==> inputs of wip/amber <==
==> flow/design.v <==
module PE (
    input              clk,
    input              CIM_en,
    input              STDW,  
    input              STDR,  
    input        [5:0] STD_A,  
    input        [3:0] weight_in,  
    input      [255:0] act_in,  
    output reg   [3:0] weight_out,  
    output reg  [13:0] PSUM  
);
reg  [255:0] weight;  
integer i;
always @(posedge clk) begin
    for (i = 0; i < 64; i = i+1) begin
        if (STDW && STD_A == i) begin  
            weight[4*i+3 -: 4] <= weight_in;
        end
    end
end
always@(*) begin
    weight_out = 4'b0;
    PSUM = 14'b0;
    if (STDW) begin  
    end
    else if (STDR) begin  
        weight_out = weight[4*STD_A+3 -: 4];
    end
    else begin  
        if (CIM_en) begin
            for (i = 0; i < 64; i = i+1) begin
                PSUM = PSUM + weight[4*i+3 -: 4] * act_in[4*i+3 -: 4];  
            end
        end
    end
end
endmodule
==> flow/run.sh <==
#!/bin/bash
# the make line also repeats each setting of config.mk as NAME=value (left out here)
make -C /OpenROAD-flow-scripts/flow DESIGN_CONFIG=/design/flow/config.mk WORK_HOME=/design/flow/orfs CLKGATE_MAP_FILE= finish
==> flow/config.mk <==
export PLATFORM = sky130hd
export DESIGN_NAME = PE
export DESIGN_NICKNAME = PE
export VERILOG_FILES = /design/flow/design.v
export SDC_FILE = /design/flow/constraint.sdc
export NUM_CORES = 4
export LEC_CHECK = 0
export CAP_MARGIN = 0
export CELL_PAD_IN_SITES_GLOBAL_PLACEMENT = 0
export CORE_ASPECT_RATIO = 0.64
export CORE_MARGIN = 2
export CORE_UTILIZATION = 72
export GPL_ROUTABILITY_DRIVEN = 1
export HOLD_SLACK_MARGIN = -0.08
export MAX_ROUTING_LAYER = met4
export PLACE_DENSITY = 0.64
export SETUP_SLACK_MARGIN = 3.08
export SLEW_MARGIN = 20
export TNS_END_PERCENT = 40
==> flow/constraint.sdc <==
create_clock -name core_clock -period 10.3 [get_ports {clk}]
set_input_delay 2.0600 -clock core_clock [delete_from_list [all_inputs] [get_ports {clk}]]
set_output_delay 2.0600 -clock core_clock [all_outputs]
set_load 0.01 [all_outputs]
==> wip/tundra (differences from wip/amber) <==
==> flow/config.mk (replaced) <==
export PLATFORM = sky130hd
export DESIGN_NAME = PE
export DESIGN_NICKNAME = PE
export VERILOG_FILES = /design/flow/design.v
export SDC_FILE = /design/flow/constraint.sdc
export NUM_CORES = 4
export LEC_CHECK = 0
export CAP_MARGIN = 20
export CORE_MARGIN = 2
export CORE_UTILIZATION = 72
export HOLD_SLACK_MARGIN = -0.08
export MAX_ROUTING_LAYER = met4
export SETUP_SLACK_MARGIN = -0.69
export SLEW_MARGIN = 20
==> wip/garnet (differences from wip/amber) <==
==> flow/config.mk (replaced) <==
export PLATFORM = sky130hd
export DESIGN_NAME = PE
export DESIGN_NICKNAME = PE
export VERILOG_FILES = /design/flow/design.v
export SDC_FILE = /design/flow/constraint.sdc
export NUM_CORES = 4
export LEC_CHECK = 0
export CAP_MARGIN = 30
export CELL_PAD_IN_SITES_GLOBAL_PLACEMENT = 0
export CORE_ASPECT_RATIO = 0.72
export CORE_MARGIN = 2
export CORE_UTILIZATION = 72
export CTS_CLUSTER_SIZE = 81
export GPL_ROUTABILITY_DRIVEN = 1
export MAX_ROUTING_LAYER = met4
export PLACE_DENSITY_LB_ADDON = 0.01
export SETUP_SLACK_MARGIN = 3.05
export SLEW_MARGIN = 40
export TNS_END_PERCENT = 40
==> wip/xenon (differences from wip/amber) <==
==> flow/config.mk (replaced) <==
export PLATFORM = sky130hd
export DESIGN_NAME = PE
export DESIGN_NICKNAME = PE
export VERILOG_FILES = /design/flow/design.v
export SDC_FILE = /design/flow/constraint.sdc
export NUM_CORES = 4
export LEC_CHECK = 0
export CAP_MARGIN = 20
export CORE_MARGIN = 2
export CORE_UTILIZATION = 23
export SLEW_MARGIN = 20
==> flow/constraint.sdc (replaced) <==
create_clock -name core_clock -period 22.6 [get_ports {clk}]
set_input_delay 4.5200 -clock core_clock [delete_from_list [all_inputs] [get_ports {clk}]]
set_output_delay 4.5200 -clock core_clock [all_outputs]
set_load 0.01 [all_outputs]
==> comparison <==
Wire length: wip/garnet < wip/tundra < wip/amber < wip/xenon.
Of wip/tundra and wip/amber, wip/tundra has the higher count of clock-buffer cells in the layout (gap 10).
Sequential cell count is the same in wip/xenon and wip/tundra.
wip/tundra finished but failed the layout checks on negative setup slack. wip/garnet ran to the end with violations: negative setup slack. wip/xenon went through all stages and came out clean. wip/amber produced a layout that fails on negative setup slack.

* * *

==> inputs of run C <==
RTL: the design.v shown in full above, as it stands there.
clock: 10.3 ns
lec_check: 0
cap_margin: 30
core_margin: 2
core_utilization: 72
cts_cluster_size: 80
hold_slack_margin: 0.3
max_routing_layer: met4
place_density_lb_addon: 0.01
setup_slack_margin: 2.71
slew_margin: 20
tns_end_percent: 40
run.sh (not shown) runs the stock make flow with config.mk's settings and CLKGATE_MAP_FILE=.
==> inputs of run B, as changes to run C <==
- CAP_MARGIN: 30 -> 20
- CTS_CLUSTER_SIZE: 80 -> unset
- HOLD_SLACK_MARGIN: 0.3 -> unset
- PLACE_DENSITY_LB_ADDON: 0.01 -> unset
- SETUP_SLACK_MARGIN: 2.71 -> unset
- TNS_END_PERCENT: 40 -> unset
==> flow/constraint.sdc (replaced) <==
create_clock -name core_clock -period 12.2 [get_ports {clk}]
set_input_delay 2.4400 -clock core_clock [delete_from_list [all_inputs] [get_ports {clk}]]
set_output_delay 2.4400 -clock core_clock [all_outputs]
set_load 0.01 [all_outputs]
==> inputs of run A, as changes to run C <==
- CAP_MARGIN: 30 -> 20
- CORE_UTILIZATION: 72 -> 45
- CTS_CLUSTER_SIZE: 80 -> unset
- HOLD_SLACK_MARGIN: 0.3 -> unset
- MAX_ROUTING_LAYER: met4 -> unset
- PLACE_DENSITY_LB_ADDON: 0.01 -> unset
- SETUP_SLACK_MARGIN: 2.71 -> unset
- TNS_END_PERCENT: 40 -> unset
==> flow/constraint.sdc (replaced) <==
create_clock -name core_clock -period 11.7 [get_ports {clk}]
set_input_delay 2.3400 -clock core_clock [delete_from_list [all_inputs] [get_ports {clk}]]
set_output_delay 2.3400 -clock core_clock [all_outputs]
set_load 0.01 [all_outputs]
==> inputs of run D, as changes to run C <==
- CAP_MARGIN: 30 -> 20
- CTS_CLUSTER_DIAMETER: unset -> 88
- CTS_CLUSTER_SIZE: 80 -> 17
- HOLD_SLACK_MARGIN: 0.3 -> unset
- MAX_ROUTING_LAYER: met4 -> unset
- PLACE_DENSITY_LB_ADDON: 0.01 -> unset
- SETUP_SLACK_MARGIN: 2.71 -> unset
- TNS_END_PERCENT: 40 -> unset
==> flow/constraint.sdc (replaced) <==
create_clock -name core_clock -period 10.8 [get_ports {clk}]
set_input_delay 2.1600 -clock core_clock [delete_from_list [all_inputs] [get_ports {clk}]]
set_output_delay 2.1600 -clock core_clock [all_outputs]
set_load 0.01 [all_outputs]
==> results <==
quantity                                                                      run C                  run B                  run A                  run D
Met3 GRT Util                                                                 12.1%                  10.8%                  5.30%                  12.4%
Critical path endpoint                                                     PSUM[11]               PSUM[13]                PSUM[5]               PSUM[11]
Total track usage                                                             50.0%                  44.9%                  28.4%                  47.1%
Startpoint of the most critical hold path                              weight_in[2]           weight_in[1]           weight_in[2]           weight_in[3]
Number of global-route vias before repair                                    41,500                 37,600                 36,400                 40,400
H-tree depth reported by CTS                                                      2                      1                      2                      1
Final cycle utilization of the critical path                                   130%                   115%                   119%                   128%
Maximum number of pins on one net before global-route repair                     43                     65                     49                     65
Die width                                                                    260 um                 260 um                 328 um                 260 um
Routed WL per cell                                                          26.2 um                24.3 um                22.2 um                26.0 um
Clock buffer count                                                               40                     32                     46                     26
Worst Tran Pin Value                                                        1.12 ns                1.15 ns                1.09 ns                1.26 ns
Combined area of the multi-input logic cells                            0.0359 mm^2            0.0359 mm^2            0.0355 mm^2            0.0358 mm^2
Clock Network Area Fraction                                                   1.99%                  1.94%                  2.20%                  1.48%
Register fraction of the total cell area                                      13.6%                  13.9%                  13.5%                  13.7%
Count of non-CTS buffers in the layout                                          799                    658                    815                    798
Met1 Use GR                                                                   57.4%                  55.0%                  38.3%                  55.8%
PostCTS Resize Cnt                                                              840                    606                    495                    675
Dpl ws                                                                     -3.72 ns               -2.58 ns               -2.95 ns               -3.46 ns
Height of the die                                                            260 um                 260 um                 328 um                 260 um
Pre-antenna DRT Iters                                                             8                      6                      5                      6
Most repeated library cell on the critical path               sky130_fd_sc_hd__fa_2  sky130_fd_sc_hd__fa_1  sky130_fd_sc_hd__fa_1  sky130_fd_sc_hd__fa_1
Area share of buffers outside the clock network                               11.1%                  9.24%                  11.1%                  11.2%
Number of logged tool warnings                                                   35                     37                     35                     37
Endpoint required time on the critical path                                 8.24 ns                9.76 ns                9.36 ns                8.64 ns
Run status                                                          failed layout checks   failed layout checks   failed layout checks   failed layout checks
Reasons for failing layout checks                                      setup timing           setup timing           setup timing           setup timing
